==> inputs of exp/tundra <==
// LASER
module LASER(
	CLK,
	RST,
	X,
	Y,
	C1X,
	C1Y,
	C2X,
	C2Y,
	DONE
);
Settings: LEC_CHECK=0, ABC_AREA=1, CAP_MARGIN=20, CORE_MARGIN=2, CORE_UTILIZATION=72, CTS_CLUSTER_DIAMETER=343, SLEW_MARGIN=20; clock period 2.7 ns.
run.sh (not shown) runs the stock make flow with config.mk's settings and CLKGATE_MAP_FILE=.
==> exp/yarrow: changes against exp/tundra <==
- ABC_AREA: 1 -> not set
- CTS_CLUSTER_DIAMETER: 343 -> not set
- CTS_CLUSTER_SIZE: not set -> 42
- HOLD_SLACK_MARGIN: not set -> -0.09
- PLACE_DENSITY_LB_ADDON: not set -> 0.0
- SETUP_SLACK_MARGIN: not set -> 1.43
==> flow/constraint.sdc (replaced) <==
create_clock -name core_clock -period 4.98 [get_ports {CLK}]
set_input_delay 0.9960 -clock core_clock [delete_from_list [all_inputs] [get_ports {CLK}]]
set_output_delay 0.9960 -clock core_clock [all_outputs]
set_load 0.01 [all_outputs]
==> exp/fjord: changes against exp/tundra <==
- ABC_AREA: 1 -> not set
- CORE_UTILIZATION: 72 -> 68
==> flow/constraint.sdc (replaced) <==
create_clock -name core_clock -period 3.62 [get_ports {CLK}]
set_input_delay 0.7240 -clock core_clock [delete_from_list [all_inputs] [get_ports {CLK}]]
set_output_delay 0.7240 -clock core_clock [all_outputs]
set_load 0.01 [all_outputs]
==> results_slide.txt <==
Implementation Results

Final timing
  – Setup slack after layout: -3.05 ns
  – Final setup fails: 100

Synth
  – Top cells by area: dfxtp_1, edfxtp_1, nand3_1
  – Sequential share of the synthesized area: 0.452
  – Most instantiated cells after synthesis: nand3_1, nand2_1, dfxtp_1

Status
  – Violated checks: negative setup slack
  – Status: failed layout checks

Setup path
  – Worst R2R Setup Slack: -3.05 ns
(the above is from exp/tundra)
==> results_slide.txt <==
Implementation Results

Status
  – Status: failed layout checks
  – Violated checks: negative setup slack

Synth
  – Sequential share of the synthesized area: 0.476
  – Most instantiated cells after synthesis: nand2_1, dfxtp_1, o21ai_0

Final timing
  – Setup slack after layout: -1.62 ns
  – Final setup fails: 12
(the above is from exp/fjord)
==> results_slide.txt <==
Implementation Results

Synth
  – Sequential share of the synthesized area: 0.476
  – Top cells by area: dfxtp_1, edfxtp_1, mux4_2

Final timing
  – Cycle use final: 1.07
  – Setup slack after layout: -0.368 ns
  – Final setup fails: 12

Setup path
  – Critical path capture point type: flop

Status
  – Violated checks: negative setup slack
  – Status: failed layout checks
(the above is from exp/yarrow)

========
==> xenon <==
==> flow/design.v <==
module LASER(
	CLK,
	RST,
	X,
	Y,
	C1X,
	C1Y,
	C2X,
	C2Y,
	DONE
);
input 		    CLK, RST;
input [3:0]         X, Y;
output reg	    DONE;
output reg [3:0]    C1X, C1Y, C2X, C2Y;
parameter    s_idle    = 'd0,
	     s_input   = 'd1,
	     s_circle1 = 'd2,
             s_circle2 = 'd3,
	     s_check   = 'd4,
	     s_output  = 'd5;
integer    i,j;
reg 	     map[0:15][0:15];
reg [2:0]    current_state, next_state;
reg [5:0]    cover_num1, best_num1, cover_num2, best_num2, previous_sum; 	
reg [6:0]    cnt, cnt1;
reg signed [4:0]    bias_x, bias_y;
reg signed [4:0]    cur_x, cur_y, cir1_x, cir1_y, cir2_x, cir2_y;
reg signed [4:0]    best_x1, best_y1, best_x2, best_y2;
reg signed [4:0]    last_x1, last_y1, last_x2, last_y2;
wire	convergence, search_finish, delay_flag;
wire    outside_x1, outside_y1, outside_x2, outside_y2;
wire signed[5:0]    dis1, dis2; 		
assign dis1 = (cur_x-cir1_x)*(cur_x-cir1_x) + (cur_y-cir1_y)*(cur_y-cir1_y);
assign dis2 = (cur_x-cir2_x)*(cur_x-cir2_x) + (cur_y-cir2_y)*(cur_y-cir2_y);
assign search_finish = (cnt == 'd63 && cnt1 == 'd80);
assign delay_flag = (cnt1 == 'd80);
assign convergence = (best_num1 + best_num2 <= previous_sum );
assign outside_x1 = (cir1_x + bias_x > 'd15 || cir1_x + bias_x < 0);
assign outside_y1 = (cir1_y + bias_y > 'd15 || cir1_y + bias_y < 0);
assign outside_x2 = (cir2_x + bias_x > 'd15 || cir2_x + bias_x < 0);
assign outside_y2 = (cir2_y + bias_y > 'd15 || cir2_y + bias_y < 0);
always@(posedge CLK) begin
        if(RST)	
            current_state <= s_idle;
        else	
	    current_state <= next_state;
end
always@(*) begin
        next_state = current_state;
        case(current_state)
            s_idle   : 			     next_state = s_input;
	    s_input  :  if(cnt == 'd39)	     next_state = s_circle1;
	    s_circle1:  if(search_finish)    next_state = s_circle2;
	    s_circle2:  if(search_finish)    next_state = s_check;
	    s_check  :  if(convergence)	     next_state = s_output;
	                else	             next_state = s_circle2;
	    s_output : 			     next_state = s_input;
        endcase
end
always@(posedge CLK) begin
        case(current_state)
            s_idle   :  if(RST)			       cnt <= 'd0;  
	    s_input  :  if(cnt == 'd39)		       cnt <= 'd0;
		        else 			       cnt <= cnt+1;
	    s_circle1:  if(next_state == s_circle2)    cnt <= 'd0;
		        else if(delay_flag)	       cnt <= cnt+1;
	    s_circle2:  if(next_state == s_check)      cnt <= 'd0;     
	                else if(delay_flag)	       cnt <= cnt+1;
	    s_output :				       cnt <= 'd0;					
        endcase
end
always@(posedge CLK) begin
        case(current_state)
            s_idle   :  if(RST)		  cnt1 <= 'd0;  
	    s_circle1:  if(delay_flag)    cnt1 <= 'd0;
	                else 		  cnt1 <= cnt1+1;
	    s_circle2:  if(delay_flag)	  cnt1 <= 'd0;
		        else 		  cnt1 <= cnt1+1;
	    s_output :			  cnt1 <= 'd0;
    endcase
end
always@(posedge CLK) begin
        case(current_state)
            s_idle   : if(RST)
		           for(i=0;i<16;i=i+1)
		               for(j=0;j<16;j=j+1)
		                   map[i][j] <= 'd0;
	    s_input  : map[X][Y] <= 'd1;
	    s_output : for(i=0;i<16;i=i+1)
		           for(j=0;j<16;j=j+1)
			       map[i][j] <= 'd0;		
        endcase
end
always@(posedge CLK) begin
	case(current_state)
		s_idle   : if(RST)    cur_x <= 0;
		s_circle1: 	      cur_x <= (outside_x1) ? 0 : cir1_x + bias_x;
		s_circle2:	      cur_x <= (outside_x2) ? 0 : cir2_x + bias_x;
		s_output : 	      cur_x <= 0;
	endcase
end
always@(posedge CLK) begin
	case(current_state)
		s_idle   : if(RST)    cur_y <= 0;
		s_circle1: 	      cur_y <= (outside_y1) ? 0 : cir1_y + bias_y;
		s_circle2:	      cur_y <= (outside_y2) ? 0 : cir2_y + bias_y;
		s_output : 	      cur_y <= 0;
	endcase
end
always@(posedge CLK) begin
	case(current_state)
	    s_idle   : 	if(RST)    
                            begin	
                                cir1_x <= 2; 			
                                cir1_y <= 0; 		 	
                            end
	    s_circle1:  if(delay_flag)			
			    begin	
			        if(cir1_x == 'd14)	
                                    begin	
                                        cir1_x <= 2; 			
                                        cir1_y <= cir1_y+2; 	
                                    end
			        else				
                                    begin	
                                        cir1_x <= cir1_x + 2;
				    end
			     end
			 else if(delay_flag)		
                             begin	
                                 cir1_x <= cir1_x + 2;
			     end 
	     s_check  :  if(!convergence)
		             begin   
                                 cir1_x <= best_x2;
		                 cir1_y <= best_y2;
		             end  
	     s_output :	 begin	
                             cir1_x <= 2; 			
                             cir1_y <= 0;
 			 end
	 endcase
end
always@(posedge CLK) begin
	case(current_state)
	    s_idle   : 	if(RST)					
                            begin
                                cir2_x <= 2; 			
                                cir2_y <= 0; 			
                            end
	    s_circle2:  if(delay_flag)
			    begin	
			        if(cir2_x == 'd14)	
                                    begin	
                                        cir2_x <= 2; 			
                                        cir2_y <= cir2_y+2;
                                    end
				else
				    begin
                                	cir2_x <= cir2_x + 2;
				    end
			     end
	    s_check  :  if(!convergence)
		            begin	
                                cir2_x <= 2; 			
                                cir2_y <= 0; 			
                            end
	    s_output :	
		        begin	
                            cir2_x <= 2; 			
                            cir2_y <= 0; 			
                        end
	endcase
end
always@(posedge CLK) begin
	case(current_state)
	    s_idle   :  if(RST)					
                            begin	
                                best_x1 <= 0; 
                                best_y1 <= 0; 												
                            end
	    s_circle1:  if(delay_flag)			
                            begin	
                                best_x1 <= (cover_num1 > best_num1) ? cir1_x : best_x1;
				best_y1 <= (cover_num1 > best_num1) ? cir1_y : best_y1;
                            end
	    s_check  :  if(!convergence)		
                            begin	
                                best_x1 <= best_x2;
			        best_y1 <= best_y2;										
                            end
	    s_output :							
                            begin	
                                best_x1 <= 0; 
				best_y1 <= 0; 												
                            end
	endcase
end
always@(posedge CLK) begin
	case(current_state)
            s_idle   : 	if(RST)					
                            begin
	                        best_x2 <= 0; 
				best_y2 <= 0;
 			    end
	    s_circle2:  if(delay_flag)			
                            begin
                         	best_x2 <= (cover_num2 > best_num2) ? cir2_x : best_x2;
				best_y2 <= (cover_num2 > best_num2) ? cir2_y : best_y2;
                            end 
	    s_output :	begin	
                            best_x2 <= 0; 
			    best_y2 <= 0; 	
                        end
	endcase
end
always@(posedge CLK) begin
	case(current_state)
	    s_idle   : if(RST) 					
                           bias_x <= -'d4;
	    s_circle1: if(bias_x == 'd4)
		           bias_x <= -'d4;
		       else
			   bias_x <= bias_x+1;
	    s_circle2: if(bias_x == 'd4)		
                           bias_x <= -'d4;
		       else	
			   bias_x <= bias_x+1;
	    s_output : bias_x <= -'d4;
	endcase
end
always@(posedge CLK) begin
	case(current_state)
	    s_idle   : if(RST) 					
                           bias_y <= -'d4;
	    s_circle1: if(delay_flag)			
                           bias_y <= -'d4;
		       else if(bias_x == 'd4)	
                           bias_y <= bias_y+1;	 			
	    s_circle2: if(delay_flag)			
                           bias_y <= -'d4;
		       else if(bias_x == 'd4)	
                           bias_y <= bias_y+1;	
	    s_output : bias_y <= -'d4;
	endcase
end
always@(posedge CLK) begin
	case(current_state)
	    s_idle   : if(RST) 												
                           cover_num1 <= 'd0;
	    s_circle1: if(delay_flag)										
                           cover_num1 <= 'd0;
		       else if(outside_x1 || outside_y1)					
                           cover_num1 <= cover_num1;
		       else if(dis1 <= 'sd16  && map[cur_x][cur_y] == 'd1)	
                           cover_num1 <= cover_num1+1;					 
	    s_output : 						 								
                       cover_num1 <= 'd0;
	endcase
end
always@(posedge CLK) begin
	case(current_state)
	    s_idle   : if(RST) 												
                           best_num1 <= 'd0;
	    s_circle1: if(delay_flag)										
                           best_num1 <= (cover_num1 > best_num1) ? cover_num1 : best_num1;					
	    s_check  : if(!convergence)										
                           best_num1 <= best_num2;		
	    s_output : 														
                           best_num1 <= 'd0;
	endcase
end
always@(posedge CLK) begin
	case(current_state)
	    s_idle   : if(RST) 												
                           cover_num2 <= 'd0;				
	    s_circle2: if(delay_flag)										
                           cover_num2 <= 'd0;
		       else if(outside_x2 || outside_y2)					
                           cover_num2 <= cover_num2;
		       else if(dis2 <= 'sd16  && map[cur_x][cur_y] == 'd1)	
                           cover_num2 <= (dis1 > 'sd16) ? cover_num2+1 : cover_num2;	
	    s_output : 														
                       cover_num2 <= 'd0;
	endcase
end
always@(posedge CLK) begin
	case(current_state)
	    s_idle   : if(RST) 												
                           best_num2 <= 'd0;				
	    s_circle2: if(delay_flag)										
                           best_num2 <= (cover_num2 > best_num2) ? cover_num2 : best_num2;
	    s_check	 : if(!convergence)										
                           best_num2 <= 'd0;
	    s_output : 														
                           best_num2 <= 'd0;
	endcase
end
always@(posedge CLK) begin
	case(current_state)
	    s_idle   : if(RST) 	           previous_sum <= 'd0;				
	    s_check  : if(!convergence)    previous_sum <= best_num1 + best_num2;	
	    s_output : 		           previous_sum <= 'd0;
	endcase
end
always@(posedge CLK) begin
	if(current_state == s_check && !convergence)
	begin
	    last_x1 <= best_x1;
	    last_y1 <= best_y1;
	    last_x2 <= best_x2;
	    last_y2 <= best_y2;
	end
	else if(current_state == s_output)
	begin
            last_x1 <= 'd0;
	    last_y1 <= 'd0;
	    last_x2 <= 'd0;
	    last_y2 <= 'd0;
	end
end
always@(posedge CLK) begin
	if(next_state == s_output)    DONE <= 'd1;
	else			      DONE <= 'd0;
end
always@(posedge CLK) begin
	if(next_state == s_output) 
	begin
	    C1X <= last_x1[3:0];
	    C1Y <= last_y1[3:0];
	    C2X <= last_x2[3:0];
	    C2Y <= last_y2[3:0];
	end
	else
	begin
	    C1X <= 'd0;
	    C1Y <= 'd0;
	    C2X <= 'd0;
	    C2Y <= 'd0;
	end
end
endmodule 
==> flow/run.sh <==
#!/bin/bash
# the make line also repeats each setting of config.mk as NAME=value (left out here)
make -C /OpenROAD-flow-scripts/flow DESIGN_CONFIG=/design/flow/config.mk WORK_HOME=/design/flow/orfs CLKGATE_MAP_FILE= finish
==> flow/config.mk <==
export PLATFORM = sky130hd
export DESIGN_NAME = LASER
export DESIGN_NICKNAME = LASER
export VERILOG_FILES = /design/flow/design.v
export SDC_FILE = /design/flow/constraint.sdc
export NUM_CORES = 4
export LEC_CHECK = 0
export ABC_AREA = 1
export CAP_MARGIN = 0
export CELL_PAD_IN_SITES_DETAIL_PLACEMENT = 0
export CELL_PAD_IN_SITES_GLOBAL_PLACEMENT = 0
export CORE_ASPECT_RATIO = 1.0
export CORE_MARGIN = 2
export CORE_UTILIZATION = 72
export CTS_CLUSTER_DIAMETER = 233
export GPL_TIMING_DRIVEN = 1
export PLACE_DENSITY_LB_ADDON = 0.09
export SETUP_SLACK_MARGIN = -0.0
export SLEW_MARGIN = 20
export TNS_END_PERCENT = 65
==> flow/constraint.sdc <==
create_clock -name core_clock -period 4.26 [get_ports {CLK}]
set_input_delay 0.8520 -clock core_clock [delete_from_list [all_inputs] [get_ports {CLK}]]
set_output_delay 0.8520 -clock core_clock [all_outputs]
set_load 0.01 [all_outputs]
==> amber (differences from xenon) <==
==> flow/config.mk (replaced) <==
export PLATFORM = sky130hd
export DESIGN_NAME = LASER
export DESIGN_NICKNAME = LASER
export VERILOG_FILES = /design/flow/design.v
export SDC_FILE = /design/flow/constraint.sdc
export NUM_CORES = 4
export LEC_CHECK = 0
export ABC_AREA = 1
export CAP_MARGIN = 0
export CELL_PAD_IN_SITES_DETAIL_PLACEMENT = 2
export CELL_PAD_IN_SITES_GLOBAL_PLACEMENT = 1
export CORE_ASPECT_RATIO = 0.59
export CORE_MARGIN = 3
export CORE_UTILIZATION = 40
export GPL_ROUTABILITY_DRIVEN = 0
export MAX_ROUTING_LAYER = met5
export MIN_ROUTING_LAYER = met2
export SETUP_SLACK_MARGIN = 0.64
export SLEW_MARGIN = 5
export TNS_END_PERCENT = 90
==> flow/constraint.sdc (replaced) <==
create_clock -name core_clock -period 6.0 [get_ports {CLK}]
set_input_delay 1.2000 -clock core_clock [delete_from_list [all_inputs] [get_ports {CLK}]]
set_output_delay 1.2000 -clock core_clock [all_outputs]
set_load 0.01 [all_outputs]
==> results <==
quantity                                                              amber                       xenon
Result of the run                          no timing/DRC/antenna violations  complete, but fails checks
Violated checks                                                           -                setup timing
Highest ir drop seen on vdd                                          213 µV                      381 µV
Sequential share of cell area                                         40.8%                       40.7%
Headroom to the max-slew limit                                        15.2%                       31.0%
Number of ordinary and repair buffers in the finished layout             47                         103
Final std cells w/o fill                                               3023                        2792
Buffers inserted during post-CTS setup optimization                       6                           3
Y dimension of the die                                               175 µm                      168 µm
Clock network area share                                              6.14%                       6.29%
Power density relative to cell area                              294 mW/mm²                  397 mW/mm²
Met1 capacity usage during global routing                                0%                       49.2%
Endpoint of the most critical setup path                      cover_num1[1]               cover_num2[3]
Iteration-0 DRC count of the detailed router                           3463                        2367
Final cycle utilization of the critical path                          91.8%                        127%
Power figures rest on the tool's default switching activity, not on a simulated workload.
